==> trial 38: inputs <==
==> flow/design.v <==
module decimator
               (
                clk,
                enable,
                rstn,
                filter_in,
                filter_out,
                ce_out
                );
  input   clk; 
  input   enable; 
  input   rstn; 
  input   [5:0] filter_in;  
  output  [20:0] filter_out;  
  output  ce_out; 
  reg  [3:0] cur_count;  
  wire phase_1;  
  reg  ce_out_reg;  
  reg  signed [5:0] input_register;  
  wire signed [5:0] section_in1;  
  wire signed [20:0] section_cast1;  
  wire signed [20:0] sum1;  
  reg  signed [20:0] section_out1;  
  wire signed [20:0] add_cast;  
  wire signed [20:0] add_cast_1;  
  wire signed [21:0] add_temp;  
  wire signed [20:0] section_in2;  
  wire signed [20:0] sum2;  
  reg  signed [20:0] section_out2;  
  wire signed [20:0] add_cast_2;  
  wire signed [20:0] add_cast_3;  
  wire signed [21:0] add_temp_1;  
  wire signed [20:0] section_in3;  
  wire signed [20:0] sum3;  
  reg  signed [20:0] section_out3;  
  wire signed [20:0] add_cast_4;  
  wire signed [20:0] add_cast_5;  
  wire signed [21:0] add_temp_2;  
  wire signed [20:0] section_in4;  
  wire signed [20:0] diff1;  
  wire signed [20:0] section_out4;  
  wire signed [20:0] sub_cast;  
  wire signed [20:0] sub_cast_1;  
  wire signed [21:0] sub_temp;  
  reg  signed [20:0] int_delay_pipe [0:1] ;  
  wire signed [20:0] section_in5;  
  wire signed [20:0] diff2;  
  wire signed [20:0] section_out5;  
  wire signed [20:0] sub_cast_2;  
  wire signed [20:0] sub_cast_3;  
  wire signed [21:0] sub_temp_1;  
  reg  signed [20:0] int_delay_pipe_1 [0:1] ;  
  wire signed [20:0] section_in6;  
  wire signed [20:0] diff3;  
  wire signed [20:0] section_out6;  
  wire signed [20:0] sub_cast_4;  
  wire signed [20:0] sub_cast_5;  
  wire signed [21:0] sub_temp_2;  
  reg  signed [20:0] int_delay_pipe_2 [0:1] ;  
  reg  signed [20:0] output_register;  
  always @ (posedge clk or negedge rstn)
    begin: ce_output
      if (rstn == 1'b0) begin
        cur_count <= 4'b0000;
      end
      else begin
        if (enable == 1'b1) begin
          if (cur_count == 4'b1111) begin
            cur_count <= 4'b0000;
          end
          else begin
            cur_count <= cur_count + 1'b1;
          end
        end
      end
    end  
  assign  phase_1 = (cur_count == 4'b0001 && enable == 1'b1)? 1'b1 : 1'b0;
  always @ (posedge clk or negedge rstn)
    begin: ce_output_register
      if (rstn == 1'b0) begin
        ce_out_reg <= 1'b0;
      end
      else begin
          ce_out_reg <= phase_1;
      end
    end  
  always @ (posedge clk or negedge rstn)
    begin: input_reg_process
      if (rstn == 1'b0) begin
        input_register <= 0;
      end
      else begin
        if (enable == 1'b1) begin
          input_register <= filter_in;
        end
      end
    end  
  assign section_in1 = input_register;
  assign section_cast1 = $signed({{15{section_in1[5]}}, section_in1});
  assign add_cast = section_cast1;
  assign add_cast_1 = section_out1;
  assign add_temp = add_cast + add_cast_1;
  assign sum1 = add_temp[20:0];
  always @ (posedge clk or negedge rstn)
    begin: integrator_delay_section1
      if (rstn == 1'b0) begin
        section_out1 <= 0;
      end
      else begin
        if (enable == 1'b1) begin
          section_out1 <= sum1;
        end
      end
    end  
  assign section_in2 = section_out1;
  assign add_cast_2 = section_in2;
  assign add_cast_3 = section_out2;
  assign add_temp_1 = add_cast_2 + add_cast_3;
  assign sum2 = add_temp_1[20:0];
  always @ (posedge clk or negedge rstn)
    begin: integrator_delay_section2
      if (rstn == 1'b0) begin
        section_out2 <= 0;
      end
      else begin
        if (enable == 1'b1) begin
          section_out2 <= sum2;
        end
      end
    end  
  assign section_in3 = section_out2;
  assign add_cast_4 = section_in3;
  assign add_cast_5 = section_out3;
  assign add_temp_2 = add_cast_4 + add_cast_5;
  assign sum3 = add_temp_2[20:0];
  always @ (posedge clk or negedge rstn)
    begin: integrator_delay_section3
      if (rstn == 1'b0) begin
        section_out3 <= 0;
      end
      else begin
        if (enable == 1'b1) begin
          section_out3 <= sum3;
        end
      end
    end  
  assign section_in4 = section_out3;
  assign sub_cast = section_in4;
  assign sub_cast_1 = diff1;
  assign sub_temp = sub_cast - sub_cast_1;
  assign section_out4 = sub_temp[20:0];
  always @ (posedge clk or negedge rstn)
    begin: comb_delay_section4
      if (rstn == 1'b0) begin
        int_delay_pipe[0] <= 21'b000000000000000000000;
        int_delay_pipe[1] <= 21'b000000000000000000000;
      end
      else begin
        if (phase_1 == 1'b1) begin
          int_delay_pipe[1] <= int_delay_pipe[0];
          int_delay_pipe[0] <= section_in4;
        end
      end
    end  
  assign diff1 = int_delay_pipe[1];
  assign section_in5 = section_out4;
  assign sub_cast_2 = section_in5;
  assign sub_cast_3 = diff2;
  assign sub_temp_1 = sub_cast_2 - sub_cast_3;
  assign section_out5 = sub_temp_1[20:0];
  always @ (posedge clk or negedge rstn)
    begin: comb_delay_section5
      if (rstn == 1'b0) begin
        int_delay_pipe_1[0] <= 21'b000000000000000000000;
        int_delay_pipe_1[1] <= 21'b000000000000000000000;
      end
      else begin
        if (phase_1 == 1'b1) begin
          int_delay_pipe_1[1] <= int_delay_pipe_1[0];
          int_delay_pipe_1[0] <= section_in5;
        end
      end
    end  
  assign diff2 = int_delay_pipe_1[1];
  assign section_in6 = section_out5;
  assign sub_cast_4 = section_in6;
  assign sub_cast_5 = diff3;
  assign sub_temp_2 = sub_cast_4 - sub_cast_5;
  assign section_out6 = sub_temp_2[20:0];
  always @ (posedge clk or negedge rstn)
    begin: comb_delay_section6
      if (rstn == 1'b0) begin
        int_delay_pipe_2[0] <= 21'b000000000000000000000;
        int_delay_pipe_2[1] <= 21'b000000000000000000000;
      end
      else begin
        if (phase_1 == 1'b1) begin
          int_delay_pipe_2[1] <= int_delay_pipe_2[0];
          int_delay_pipe_2[0] <= section_in6;
        end
      end
    end  
  assign diff3 = int_delay_pipe_2[1];
  always @ (posedge clk or negedge rstn)
    begin: output_reg_process
      if (rstn == 1'b0) begin
        output_register <= 0;
      end
      else begin
        if (phase_1 == 1'b1) begin
          output_register <= section_out6;
        end
      end
    end  
  assign ce_out = ce_out_reg;
  assign filter_out = output_register;
endmodule   
`timescale 1 ns / 1 ns
module loop_filter
          (
           clk,
           rstn,
           enable,
           filter_in,
           ceout,
           filter_out,
           a2,a3,b1,b2
          );
  input   clk;
  input   rstn;
  input   enable;
  input   signed [15:0] filter_in;   
  output  ceout;
  output  signed [15:0] filter_out;   
  input signed [17:0] a2,a3,b1,b2;
  wire enb_1_16_0;
  wire signed [33:0] b_1_out1;   
  wire signed [33:0] b_2_out1;   
  wire signed [15:0] CastCAS_out1;   
  wire signed [33:0] a_2_out1;   
  wire signed [33:0] a_3_out1;   
  wire signed [15:0] CastStates3_out1;   
  reg signed [15:0] BodyDelay3_out1;   
  wire signed [36:0] BodyLSum2_sub_cast;   
  wire signed [37:0] BodyLSum2_sub_cast_1;   
  wire signed [36:0] BodyLSum2_sub_cast_2;   
  wire signed [37:0] BodyLSum2_sub_cast_3;   
  wire signed [37:0] BodyLSum2_sub_temp;   
  wire signed [36:0] BodyLSum2_out1;   
  wire signed [37:0] BodyRSum2_sub_cast;   
  wire signed [36:0] BodyRSum2_sub_cast_1;   
  wire signed [37:0] BodyRSum2_sub_cast_2;   
  wire signed [37:0] BodyRSum2_sub_temp;   
  wire signed [36:0] BodyRSum2_out1;   
  wire signed [15:0] CastStates2_out1;   
  reg signed [15:0] BodyDelay2_out1;   
  wire signed [36:0] HeadSum1_add_cast;   
  wire signed [37:0] HeadSum1_add_cast_1;   
  wire signed [36:0] HeadSum1_add_cast_2;   
  wire signed [37:0] HeadSum1_add_cast_3;   
  wire signed [37:0] HeadSum1_add_temp;   
  wire signed [36:0] HeadSum1_out1;   
  assign b_1_out1 = b1 * filter_in;
  assign b_2_out1 = b2 * filter_in;
  assign enb_1_16_0 = enable;
  assign a_2_out1 = a2 * CastCAS_out1;
  assign a_3_out1 = a3 * CastCAS_out1;
  assign CastStates3_out1 = {{3{a_3_out1[33]}}, a_3_out1[33:21]};
  always @(posedge clk or negedge rstn)
    begin : BodyDelay3_process
      if (rstn == 1'b0) begin
        BodyDelay3_out1 <= 16'sb0000000000000000;
      end
      else begin
        if (enb_1_16_0) begin
          BodyDelay3_out1 <= CastStates3_out1;
        end
      end
    end
  assign BodyLSum2_sub_cast = {{2{b_2_out1[33]}}, {b_2_out1, 1'b0}};
  assign BodyLSum2_sub_cast_1 = BodyLSum2_sub_cast;
  assign BodyLSum2_sub_cast_2 = {BodyDelay3_out1, 21'b000000000000000000000};
  assign BodyLSum2_sub_cast_3 = BodyLSum2_sub_cast_2;
  assign BodyLSum2_sub_temp = BodyLSum2_sub_cast_1 - BodyLSum2_sub_cast_3;
  assign BodyLSum2_out1 = ((BodyLSum2_sub_temp[37] == 1'b0) && (BodyLSum2_sub_temp[36] != 1'b0) ? 37'sh0FFFFFFFFF :
              ((BodyLSum2_sub_temp[37] == 1'b1) && (BodyLSum2_sub_temp[36] != 1'b1) ? 37'sh1000000000 :
              $signed(BodyLSum2_sub_temp[36:0])));
  assign BodyRSum2_sub_cast = BodyLSum2_out1;
  assign BodyRSum2_sub_cast_1 = a_2_out1;
  assign BodyRSum2_sub_cast_2 = BodyRSum2_sub_cast_1;
  assign BodyRSum2_sub_temp = BodyRSum2_sub_cast - BodyRSum2_sub_cast_2;
  assign BodyRSum2_out1 = ((BodyRSum2_sub_temp[37] == 1'b0) && (BodyRSum2_sub_temp[36] != 1'b0) ? 37'sh0FFFFFFFFF :
              ((BodyRSum2_sub_temp[37] == 1'b1) && (BodyRSum2_sub_temp[36] != 1'b1) ? 37'sh1000000000 :
              $signed(BodyRSum2_sub_temp[36:0])));
  assign CastStates2_out1 = ((BodyRSum2_out1[36] == 1'b0) && (BodyRSum2_out1[35:21] == 15'b111111111111111) ? 16'sb0111111111111111 :
              $signed(BodyRSum2_out1[36:21]));
  always @(posedge clk or negedge rstn)
    begin : BodyDelay2_process
      if (rstn == 1'b0) begin
        BodyDelay2_out1 <= 16'sb0000000000000000;
      end
      else begin
        if (enb_1_16_0) begin
          BodyDelay2_out1 <= CastStates2_out1;
        end
      end
    end
  assign HeadSum1_add_cast = {{2{b_1_out1[33]}}, {b_1_out1, 1'b0}};
  assign HeadSum1_add_cast_1 = HeadSum1_add_cast;
  assign HeadSum1_add_cast_2 = {BodyDelay2_out1, 21'b000000000000000000000};
  assign HeadSum1_add_cast_3 = HeadSum1_add_cast_2;
  assign HeadSum1_add_temp = HeadSum1_add_cast_1 + HeadSum1_add_cast_3;
  assign HeadSum1_out1 = ((HeadSum1_add_temp[37] == 1'b0) && (HeadSum1_add_temp[36] != 1'b0) ? 37'sh0FFFFFFFFF :
              ((HeadSum1_add_temp[37] == 1'b1) && (HeadSum1_add_temp[36] != 1'b1) ? 37'sh1000000000 :
              $signed(HeadSum1_add_temp[36:0])));
  assign CastCAS_out1 = ((HeadSum1_out1[36] == 1'b0) && (HeadSum1_out1[35:31] != 5'b00000) ? 16'sb0111111111111111 :
              ((HeadSum1_out1[36] == 1'b1) && (HeadSum1_out1[35:31] != 5'b11111) ? 16'sb1000000000000000 :
              $signed(HeadSum1_out1[31:16])));
  assign filter_out = CastCAS_out1;
  assign ceout = enable;
endmodule   
module dlf_core (
   input             clk,
   input             rstn,
   input             dlf_en,
   input  [4:0]      tdc_dout,
   input  [17:0]     dlf_a2,
   input  [17:0]     dlf_a3,
   input  [17:0]     dlf_b1,
   input  [17:0]     dlf_b2,
   input  [14:0]     dlf_sdm_nc_in,
   output [15:0]     dlf_out,
   output            dlf_valid
   );
   wire signed [5:0]  dec_in;
   wire signed [20:0] dec_out;
   wire signed [15:0] dec_out_slc;
   wire signed [15:0] dlf_sdm_nc_in_ext;
   wire signed [15:0] dlf_in;
   wire signed [15:0] lf_out;
   wire               dec_ce;
   reg  [15:0]        dlf_out_r;
   reg                dlf_valid_r;
   assign dec_in = tdc_dout - 6'sd16;
   assign dlf_sdm_nc_in_ext = {1'b0,dlf_sdm_nc_in};
   assign dec_out_slc = dec_out[20:5];
   assign dlf_in = dec_out_slc - dlf_sdm_nc_in_ext;
   decimator decimator_1(
			 .clk(clk),
			 .enable(dlf_en),
			 .rstn(rstn),
			 .filter_in(dec_in),
			 .filter_out(dec_out),
			 .ce_out(dec_ce)
			 );
   loop_filter loop_filter_1(
			     .clk(clk),
			     .rstn(rstn),
			     .enable(dec_ce),
			     .filter_in(dlf_in),
			     .ceout(),
			     .filter_out(lf_out),
			     .a2(dlf_a2),
			     .a3(dlf_a3),
			     .b1(dlf_b1),
			     .b2(dlf_b2)
			     );
   always @(posedge clk or negedge rstn) begin
      if (rstn == 1'b0) begin
	 dlf_out_r <= 16'd0;
	 dlf_valid_r <= 1'b0;
      end
      else begin
	 dlf_valid_r <= dec_ce;
	 if (dec_ce)
	   dlf_out_r <= lf_out;
      end
   end
   assign dlf_out = dlf_out_r;
   assign dlf_valid = dlf_valid_r;
endmodule
==> flow/run.sh <==
#!/bin/bash
# the make line also repeats each setting of config.mk as NAME=value (left out here)
make -C /OpenROAD-flow-scripts/flow DESIGN_CONFIG=/design/flow/config.mk WORK_HOME=/design/flow/orfs CLKGATE_MAP_FILE= finish
==> flow/config.mk <==
export PLATFORM = sky130hd
export DESIGN_NAME = dlf_core
export DESIGN_NICKNAME = dlf_core
export VERILOG_FILES = /design/flow/design.v
export SDC_FILE = /design/flow/constraint.sdc
export NUM_CORES = 4
export LEC_CHECK = 0
export ABC_AREA = 0
export CAP_MARGIN = 20
export CELL_PAD_IN_SITES_GLOBAL_PLACEMENT = 0
export CORE_ASPECT_RATIO = 0.71
export CORE_MARGIN = 2
export CORE_UTILIZATION = 71
export CTS_CLUSTER_DIAMETER = 143
export GPL_ROUTABILITY_DRIVEN = 1
export MAX_ROUTING_LAYER = met4
export MIN_ROUTING_LAYER = met1
export SETUP_SLACK_MARGIN = -1.32
export SLEW_MARGIN = 20
==> flow/constraint.sdc <==
create_clock -name core_clock -period 13.4 [get_ports {clk}]
set_input_delay 2.6800 -clock core_clock [delete_from_list [all_inputs] [get_ports {clk}]]
set_output_delay 2.6800 -clock core_clock [all_outputs]
set_load 0.01 [all_outputs]
==> build 14 (differences from trial 38) <==
ABC_AREA = unset   (was 0)
CELL_PAD_IN_SITES_GLOBAL_PLACEMENT = unset   (was 0)
CORE_ASPECT_RATIO = unset   (was 0.71)
CORE_UTILIZATION = 72   (was 71)
CTS_CLUSTER_DIAMETER = unset   (was 143)
GPL_ROUTABILITY_DRIVEN = unset   (was 1)
MIN_ROUTING_LAYER = unset   (was met1)
SETUP_SLACK_MARGIN = unset   (was -1.32)
==> flow/constraint.sdc (replaced) <==
create_clock -name core_clock -period 16.3 [get_ports {clk}]
set_input_delay 3.2600 -clock core_clock [delete_from_list [all_inputs] [get_ports {clk}]]
set_output_delay 3.2600 -clock core_clock [all_outputs]
set_load 0.01 [all_outputs]
==> trial 62 (differences from trial 38) <==
CORE_ASPECT_RATIO = 1.46   (was 0.71)
CORE_UTILIZATION = 70   (was 71)
CTS_CLUSTER_DIAMETER = 25   (was 143)
GPL_ROUTABILITY_DRIVEN = 0   (was 1)
PLACE_DENSITY_LB_ADDON = 0.09   (was unset)
SETUP_SLACK_MARGIN = 3.87   (was -1.32)
==> flow/constraint.sdc (replaced) <==
create_clock -name core_clock -period 20.7 [get_ports {clk}]
set_input_delay 4.1400 -clock core_clock [delete_from_list [all_inputs] [get_ports {clk}]]
set_output_delay 4.1400 -clock core_clock [all_outputs]
set_load 0.01 [all_outputs]
==> summary of the runs <==
- Clock skew: build 14 < trial 38 < trial 62.
- The highest worst setup slack belongs to trial 62, the lowest to trial 38.
- Build 14 reached the layout checks and failed them: negative setup slack. Trial 38 produced a layout that fails on negative setup slack. Trial 62 completed with no timing, DRC or antenna violations.
- Against build 14, the first-iteration DRC count of trial 38 is larger by 26%.
- Area after synthesis is the same in trial 62 and build 14.
- The lowest die area belongs to build 14, the highest to trial 62.
- Against build 14, the critical path depth of trial 38 is higher by 5.
==> figures <==
item	build 14	trial 38	trial 62
Routed length per placed instance	19.1 µm	19.4 µm	19.1 µm
Wirelength, routed	165 mm	168 mm	158 mm
Drt initial violations	3408	4301	3178
Inst Count DP	8475	8536	8064
Result of the run	failed layout checks	failed layout checks	complete, no violations
Violated checks	negative setup slack	negative setup slack	-
Highest cell delay on the worst timing path	0.58 ns	0.63 ns	0.57 ns
# fillers	4679	4970	5533
Reg clk slew, reported paths	0.06 ns	0.06 ns	0.05 ns
Flop share of the area	9.04%	9.07%	9.30%
Weighted congestion reported at the end of routability-driven placement	0.975	0.964	-
Final Setup Violations	29	29	0
Number of clock buffers in the layout	43	42	79
